==> xenon <==
==> flow/design.v (excerpt) <==
module breakout(
    input logic clk,
    input logic right,
    input logic left,
    input logic reset,
    output logic [2:0] red,
    output logic [2:0] green,
    output logic [2:0] blue,
    output logic hsync,
    output logic vsync
    );
clock: 8.0 ns
lec_check: 0
abc_area: 1
cap_margin: 40
cell_pad_in_sites_detail_placement: 1
cell_pad_in_sites_global_placement: 2
core_aspect_ratio: 1.16
core_margin: 2
core_utilization: 40
cts_cluster_diameter: 291
gpl_routability_driven: 0
hold_slack_margin: -0.02
max_routing_layer: met4
slew_margin: 20
run.sh (not shown) runs the stock make flow with config.mk's settings and CLKGATE_MAP_FILE=.
==> cedar (differences from xenon) <==
==> flow/config.mk (replaced) <==
export PLATFORM = sky130hd
export DESIGN_NAME = breakout
export DESIGN_NICKNAME = breakout
export VERILOG_FILES = /design/flow/design.v
export SDC_FILE = /design/flow/constraint.sdc
export NUM_CORES = 4
export LEC_CHECK = 0
export ABC_AREA = 1
export CAP_MARGIN = 20
export CORE_MARGIN = 2
export CORE_UTILIZATION = 71
export SLEW_MARGIN = 20
==> flow/constraint.sdc (replaced) <==
create_clock -name core_clock -period 6.5 [get_ports {clk}]
set_input_delay 1.3000 -clock core_clock [delete_from_list [all_inputs] [get_ports {clk}]]
set_output_delay 1.3000 -clock core_clock [all_outputs]
set_load 0.01 [all_outputs]
==> results <==
Sequential share of layout area: xenon is lower than cedar (0.64 points). In flip-flop count, xenon and cedar do not differ. Against xenon, the clock power of cedar is higher by about 20%. Of cedar and xenon, cedar has the higher combinational power (gap 18%, measured against xenon). Hold slack: xenon is better than cedar (0.00075 ns). Against xenon, the sequential power of cedar is larger by about 23%. In cedar the cell count is smaller than in xenon, by 8.1%. Of xenon and cedar, xenon has the higher die area (gap about 75%, measured against cedar). Between xenon and cedar, the lower core utilization is in xenon (gap 34 points). Of xenon and cedar, cedar has the higher first-iteration DRC count (gap about 60%, measured against cedar). Against cedar, the routed wire length of xenon is higher by about 20%.

==> trial 43 <==
breakout again, from the RTL that the note above started with.
Settings: LEC_CHECK=0, CAP_MARGIN=10, CORE_ASPECT_RATIO=0.66, CORE_MARGIN=8, CORE_UTILIZATION=31, GPL_ROUTABILITY_DRIVEN=0, GPL_TIMING_DRIVEN=1, HOLD_SLACK_MARGIN=0.3, SETUP_SLACK_MARGIN=2.81, SLEW_MARGIN=15; clock period 11.5 ns.
==> inputs of build 3, as changes to trial 43 <==
Settings changed: ABC_AREA from default to 1, CAP_MARGIN 10 to 20, CORE_ASPECT_RATIO 0.66 to default, CORE_MARGIN 8 to 2, CORE_UTILIZATION 31 to 72, GPL_ROUTABILITY_DRIVEN 0 to default, GPL_TIMING_DRIVEN 1 to default, HOLD_SLACK_MARGIN 0.3 to default, PLACE_DENSITY_LB_ADDON from default to 0.02, SETUP_SLACK_MARGIN 2.81 to default, SLEW_MARGIN 15 to 20.
==> flow/constraint.sdc (replaced) <==
create_clock -name core_clock -period 3.61 [get_ports {clk}]
set_input_delay 0.7220 -clock core_clock [delete_from_list [all_inputs] [get_ports {clk}]]
set_output_delay 0.7220 -clock core_clock [all_outputs]
set_load 0.01 [all_outputs]
==> inputs of trial 21, as changes to trial 43 <==
Settings changed: ABC_AREA from default to 1, CAP_MARGIN 10 to 20, CORE_ASPECT_RATIO 0.66 to default, CORE_MARGIN 8 to 2, CORE_UTILIZATION 31 to 40, CTS_CLUSTER_DIAMETER from default to 291, GPL_ROUTABILITY_DRIVEN 0 to default, GPL_TIMING_DRIVEN 1 to default, HOLD_SLACK_MARGIN 0.3 to default, MAX_ROUTING_LAYER from default to met4, SETUP_SLACK_MARGIN 2.81 to default, SLEW_MARGIN 15 to 20.
==> flow/constraint.sdc (replaced) <==
create_clock -name core_clock -period 8.0 [get_ports {clk}]
set_input_delay 1.6000 -clock core_clock [delete_from_list [all_inputs] [get_ports {clk}]]
set_output_delay 1.6000 -clock core_clock [all_outputs]
set_load 0.01 [all_outputs]
==> comparison table <==
| quantity | trial 43 | build 3 | trial 21 |
|---|---|---|---|
| Total routing resource utilization after global routing | 0.1483 | 0.4408 | 0.2484 |
| Layout Nets | 1267 | 1927 | 1790 |
| Run status | timing/DRC/antenna clean | failed layout checks | timing/DRC/antenna clean |
| Layout check failures | - | setup timing | - |
| WHS | 452.9 ps | 447.5 ps | 447.1 ps |
| GR Layer Usage met1 | 0.2268 | 0.5568 | 0.3343 |
| Smallest setup slack after layout | 4226 ps | -547.2 ps | 1885 ps |
| WHS Endpoint | game_inst.brick_alive16$_SDFFE_PP1P_ | game_inst.brick_alive50$_SDFFE_PP1P_ | game_inst.brick_alive65$_SDFFE_PP1P_ |
| Maximum number of pins on one net before global-route repair | 110 | 62 | 63 |
| Global routing usage on met2 | 0.2012 | 0.7093 | 0.3878 |
| Clock distribution power | 600 µW | 1.86 mW | 877 µW |
| Critical Path Stages | 16 | 21 | 20 |
| FILL cells | 3246 | 849 | 2932 |
| CP peak stage delay | 870 ps | 370 ps | 550 ps |
| Count of unique library cells instantiated by Yosys | 82 | 54 | 54 |
| Post-synth mux share | 0.0009955 | 0 | 0 |
| Routed vias/inst | 5.328 | 6.519 | 5.376 |
| WL/cell | 17.67 µm | 18.99 µm | 16.57 µm |
| Area figure in the yosys stat output | 10050 µm² | 11210 µm² | 11210 µm² |
| Area grow syn2layout | 10.04% | 18.47% | 8.608% |
| Area share of and/or/nand/nor cells after synthesis | 0.2038 | 0.3475 | 0.3475 |
| Busiest layer in global routing | met1 | met2 | met2 |

==> inputs of run R <==
breakout again, from the RTL that the note above started with.
## breakout
module breakout(
    input logic clk,
    input logic right,
    input logic left,
    input logic reset,
    output logic [2:0] red,
    output logic [2:0] green,
    output logic [2:0] blue,
    output logic hsync,
    output logic vsync
    );
logic [9:0] xpos;
logic [9:0] ypos;
vga signal_generator_inst(clk, reset, hsync, vsync, xpos, ypos);
game game_inst(clk, xpos, ypos, right, left, reset, red, green, blue);                                                                  
endmodule
clock: 4.36 ns
lec_check: 0
abc_area: 0
cap_margin: 20
core_aspect_ratio: 1.23
core_margin: 2
core_utilization: 72
cts_cluster_diameter: 397
cts_cluster_size: 97
place_density: 0.39
slew_margin: 20
tns_end_percent: 10
==> inputs of run P, as changes to run R <==
Settings changed: ABC_AREA 0 to 1, CORE_ASPECT_RATIO 1.23 to 0.72, CTS_CLUSTER_SIZE 97 to 99, HOLD_SLACK_MARGIN from default to 0.27, TNS_END_PERCENT 10 to 15.
==> flow/constraint.sdc (replaced) <==
create_clock -name core_clock -period 3.76 [get_ports {clk}]
set_input_delay 0.7520 -clock core_clock [delete_from_list [all_inputs] [get_ports {clk}]]
set_output_delay 0.7520 -clock core_clock [all_outputs]
set_load 0.01 [all_outputs]
==> inputs of run C, as changes to run R <==
Settings changed: ABC_AREA 0 to 1, CORE_ASPECT_RATIO 1.23 to default, CORE_UTILIZATION 72 to 65, CTS_CLUSTER_DIAMETER 397 to default, CTS_CLUSTER_SIZE 97 to default, PLACE_DENSITY 0.39 to default, TNS_END_PERCENT 10 to default.
==> flow/constraint.sdc (replaced) <==
create_clock -name core_clock -period 4.68 [get_ports {clk}]
set_input_delay 0.9360 -clock core_clock [delete_from_list [all_inputs] [get_ports {clk}]]
set_output_delay 0.9360 -clock core_clock [all_outputs]
set_load 0.01 [all_outputs]
==> qor summary <==
| quantity | run P | run C | run R |
|---|---|---|---|
| CP most frequent cell | - | sky130_fd_sc_hd__nand2_1 | sky130_fd_sc_hd__nor2_1 |
| Cell-internal power | 2.85 mW | 2.25 mW | 2.49 mW |
| TNS Setup | -2.64 ns | 0 ns | -4.18 ns |
| Share of power burned in the clock network | 42.2% | 44.5% | 42.5% |
| Met3 usage in global routing | 14.6% | 7.22% | 6.87% |
| Worst Path Required | 3.01 ns | 3.74 ns | 3.49 ns |
| Static leakage | 6.41 nW | 5.83 nW | 4.38 nW |
| Comb power | 0.696 mW | 0.424 mW | 0.534 mW |
| Stage delay of the slowest cell on the critical path | 0.33 ns | 0.44 ns | 0.36 ns |
| Status | finished with violations | complete, no violations | finished with violations |
| Layout check failures | setup timing | - | setup timing |
| Post-synthesis instance area | 11200 um2 | 11200 um2 | 10100 um2 |
| Power density over the cells | 315 nW/um2 | 267 nW/um2 | 310 nW/um2 |
| Setup fix buffers added after clock tree synthesis | 8 | 0 | 3 |
| Number of fillers in the final layout | 841 | 1464 | 816 |
| Chip area estimate from yosys synthesis | 11200 um2 | 11200 um2 | 10100 um2 |
| Critical path arrival | 3.34 ns | 3.48 ns | 4.01 ns |
| Fraction of the cycle the final worst path needs | 109% | 94.3% | 112% |
| Post-route design area | 13200 um2 | 12100 um2 | 11300 um2 |
| Final standard cell utilization of the core | 87.2% | 71.2% | 83.8% |
| Area fraction in mux cells | 0% | 0% | 0.0996% |
| Highest fanout seen on the critical path | 7 | 6 | 3 |
| Vias in the first global route | 11.9k | 10.5k | 9430 |

==> job 5671: inputs <==
Starting RTL as in the previous note.
clock: 6.56 ns
lec_check: 0
cap_margin: 20
cell_pad_in_sites_global_placement: 2
core_aspect_ratio: 1.41
core_margin: 8
core_utilization: 27
cts_cluster_diameter: 23
gpl_routability_driven: 0
gpl_timing_driven: 1
max_routing_layer: met4
place_density_lb_addon: 0.08
setup_slack_margin: 1.02
slew_margin: 20
==> inputs of job 3002, as changes to job 5671 <==
Settings changed: ABC_AREA set to 1, CELL_PAD_IN_SITES_GLOBAL_PLACEMENT 2 to not set, CORE_ASPECT_RATIO 1.41 to 1.23, CORE_MARGIN 8 to 2, CORE_UTILIZATION 27 to 72, CTS_CLUSTER_DIAMETER 23 to not set, CTS_CLUSTER_SIZE set to 97, GPL_ROUTABILITY_DRIVEN 0 to not set, GPL_TIMING_DRIVEN 1 to not set, MAX_ROUTING_LAYER met4 to not set, PLACE_DENSITY_LB_ADDON 0.08 to not set, SETUP_SLACK_MARGIN 1.02 to not set, TNS_END_PERCENT set to 10.
==> flow/constraint.sdc (replaced) <==
create_clock -name core_clock -period 4.36 [get_ports {clk}]
set_input_delay 0.8720 -clock core_clock [delete_from_list [all_inputs] [get_ports {clk}]]
set_output_delay 0.8720 -clock core_clock [all_outputs]
set_load 0.01 [all_outputs]
==> inputs of job 4139, as changes to job 5671 <==
Settings changed: CELL_PAD_IN_SITES_GLOBAL_PLACEMENT 2 to not set, CORE_ASPECT_RATIO 1.41 to not set, CORE_MARGIN 8 to 2, CORE_UTILIZATION 27 to 40, CTS_CLUSTER_DIAMETER 23 to not set, GPL_ROUTABILITY_DRIVEN 0 to not set, GPL_TIMING_DRIVEN 1 to not set, MAX_ROUTING_LAYER met4 to not set, PLACE_DENSITY_LB_ADDON 0.08 to not set, SETUP_SLACK_MARGIN 1.02 to not set.
==> flow/constraint.sdc (replaced) <==
create_clock -name core_clock -period 8.0 [get_ports {clk}]
set_input_delay 1.6000 -clock core_clock [delete_from_list [all_inputs] [get_ports {clk}]]
set_output_delay 1.6000 -clock core_clock [all_outputs]
set_load 0.01 [all_outputs]
==> comparison <==
Job 3002 produced a clean layout. Job 4139 finished clean. Job 5671 completed without violations. Hold slack, highest first: job 5671, job 4139, job 3002. Between job 3002 and job 5671, the lower global-route usage is in job 5671 (gap 25 points). Total power, lowest first: job 4139, job 5671, job 3002. Register-to-register slack, highest first: job 4139, job 5671, job 3002. Sequential share of layout area: job 3002 < job 5671 < job 4139. Wire length, lowest first: job 4139, job 5671, job 3002. In flip-flop count, job 3002 and job 4139 do not differ. In job 4139 the core utilization is higher than in job 5671, by 14 points. In synthesized area, job 4139 and job 5671 do not differ.
No activity file was given, so power comes from the tool's default toggle rates.
